==> job 2512 <==
==> flow/design.v <==
module alu_top (
    input             clk,
    input      [7:0]  a_in,
    input      [7:0]  b_in,
    input      [3:0]  command_in,
    input             oe,
    output reg [15:0] d_out
);
    reg [7:0] a_q, b_q;
    reg [3:0] cmd_q;
    reg       oe_q;
    wire [15:0] alu_out;
    always @(posedge clk) begin
        a_q   <= a_in;
        b_q   <= b_in;
        cmd_q <= command_in;
        oe_q  <= oe;
        d_out <= alu_out;
    end
    alu u_alu (.a_in(a_q), .b_in(b_q), .command_in(cmd_q), .oe(oe_q), .d_out(alu_out));
endmodule

module alu ( input [7:0]a_in,b_in,input [3:0]command_in,input oe,output [15:0]d_out);
	parameter 	ADD = 4'b0000,
				INC = 4'b0001,
				SUB =  4'b0010,
				DEC = 4'b0011,
				MUL = 4'b0100,
				DIV = 4'b0101,
				SHL = 4'b0110,
				SHR = 4'b0111,
				AND = 4'b1000,
				OR = 4'b1001,
				INV = 4'b1010,
				NAND = 4'b1011,
				NOR = 4'b1100,
				XOR = 4'b1101,
				XNOR = 4'b1110,
				BUF = 4'b1111;
	reg [15:0] out;
	always@(command_in,a_in,b_in)
		begin
			case(command_in)
				ADD : out = a_in+b_in;
				INC : out = a_in+1'b1;
				SUB : out = a_in-b_in;
				DEC : out = a_in-1'b1;
				MUL : out = a_in*b_in;
				DIV : out = (b_in == 8'd0) ? 16'hFFFF : a_in/b_in;
				SHL : out = a_in<<1;
				SHR : out = a_in>>1;
				AND : out = a_in&&b_in;
				OR : out = a_in||b_in;
				INV : out = !(a_in);
				NAND : out = ~(a_in&b_in);
				NOR : out = ~(a_in|b_in);
				XOR : out = a_in^b_in;
				XNOR : out = a_in~^b_in;
				BUF : out = a_in;
			endcase
		end
	assign d_out = (oe) ? out : 16'h0000;
endmodule  
==> flow/run.sh <==
#!/bin/bash
# the make line also repeats each setting of config.mk as NAME=value (left out here)
make -C /OpenROAD-flow-scripts/flow DESIGN_CONFIG=/design/flow/config.mk WORK_HOME=/design/flow/orfs CLKGATE_MAP_FILE= finish
==> flow/config.mk <==
export PLATFORM = sky130hd
export DESIGN_NAME = alu_top
export DESIGN_NICKNAME = alu_top
export VERILOG_FILES = /design/flow/design.v
export SDC_FILE = /design/flow/constraint.sdc
export NUM_CORES = 4
export LEC_CHECK = 0
export ABC_AREA = 1
export CAP_MARGIN = 15
export CORE_ASPECT_RATIO = 0.87
export CORE_MARGIN = 2
export CORE_UTILIZATION = 68
export CTS_CLUSTER_DIAMETER = 354
export HOLD_SLACK_MARGIN = 0.29
export SETUP_SLACK_MARGIN = 2.69
export SLEW_MARGIN = 40
export TNS_END_PERCENT = 5
==> flow/constraint.sdc <==
create_clock -name core_clock -period 24.6 [get_ports {clk}]
set_input_delay 4.9200 -clock core_clock [delete_from_list [all_inputs] [get_ports {clk}]]
set_output_delay 4.9200 -clock core_clock [all_outputs]
set_load 0.01 [all_outputs]
==> inputs of job 556, as changes to job 2512 <==
- ABC_AREA: 1 -> not set
- CAP_MARGIN: 15 -> 20
- CORE_ASPECT_RATIO: 0.87 -> not set
- CORE_UTILIZATION: 68 -> 61
- CTS_CLUSTER_DIAMETER: 354 -> not set
- HOLD_SLACK_MARGIN: 0.29 -> not set
- SETUP_SLACK_MARGIN: 2.69 -> not set
- SLEW_MARGIN: 40 -> 20
- TNS_END_PERCENT: 5 -> not set
==> flow/constraint.sdc (replaced) <==
create_clock -name core_clock -period 16.0 [get_ports {clk}]
set_input_delay 3.2000 -clock core_clock [delete_from_list [all_inputs] [get_ports {clk}]]
set_output_delay 3.2000 -clock core_clock [all_outputs]
set_load 0.01 [all_outputs]
==> inputs of job 4981, as changes to job 2512 <==
- CAP_MARGIN: 15 -> 0
- CORE_UTILIZATION: 68 -> 65
- TNS_END_PERCENT: 5 -> not set
==> inputs of job 8050, as changes to job 2512 <==
- CAP_MARGIN: 15 -> 5
- CORE_UTILIZATION: 68 -> 70
- HOLD_SLACK_MARGIN: 0.29 -> not set
- SETUP_SLACK_MARGIN: 2.69 -> -1.96
- TNS_END_PERCENT: 5 -> not set
==> flow/constraint.sdc (replaced) <==
create_clock -name core_clock -period 20.4 [get_ports {clk}]
set_input_delay 4.0800 -clock core_clock [delete_from_list [all_inputs] [get_ports {clk}]]
set_output_delay 4.0800 -clock core_clock [all_outputs]
set_load 0.01 [all_outputs]
==> notes <==
- Job 2512 stopped in global routing with GRT-0232. Job 4981 finished with negative setup slack left. Job 556 finished but fails on max-capacitance violations, max-slew violations, negative setup slack. Job 8050 aborted during clock tree synthesis (DPL-0038).
- Sequential share of layout area: job 4981 is higher than job 556 (0.37 points).
- Die size: job 8050 < job 2512 < job 4981 < job 556.
- Between job 4981 and job 556, the lower utilization is in job 4981 (gap 2.4 points).
- Synthesized cell count is the same in job 4981 and job 2512.
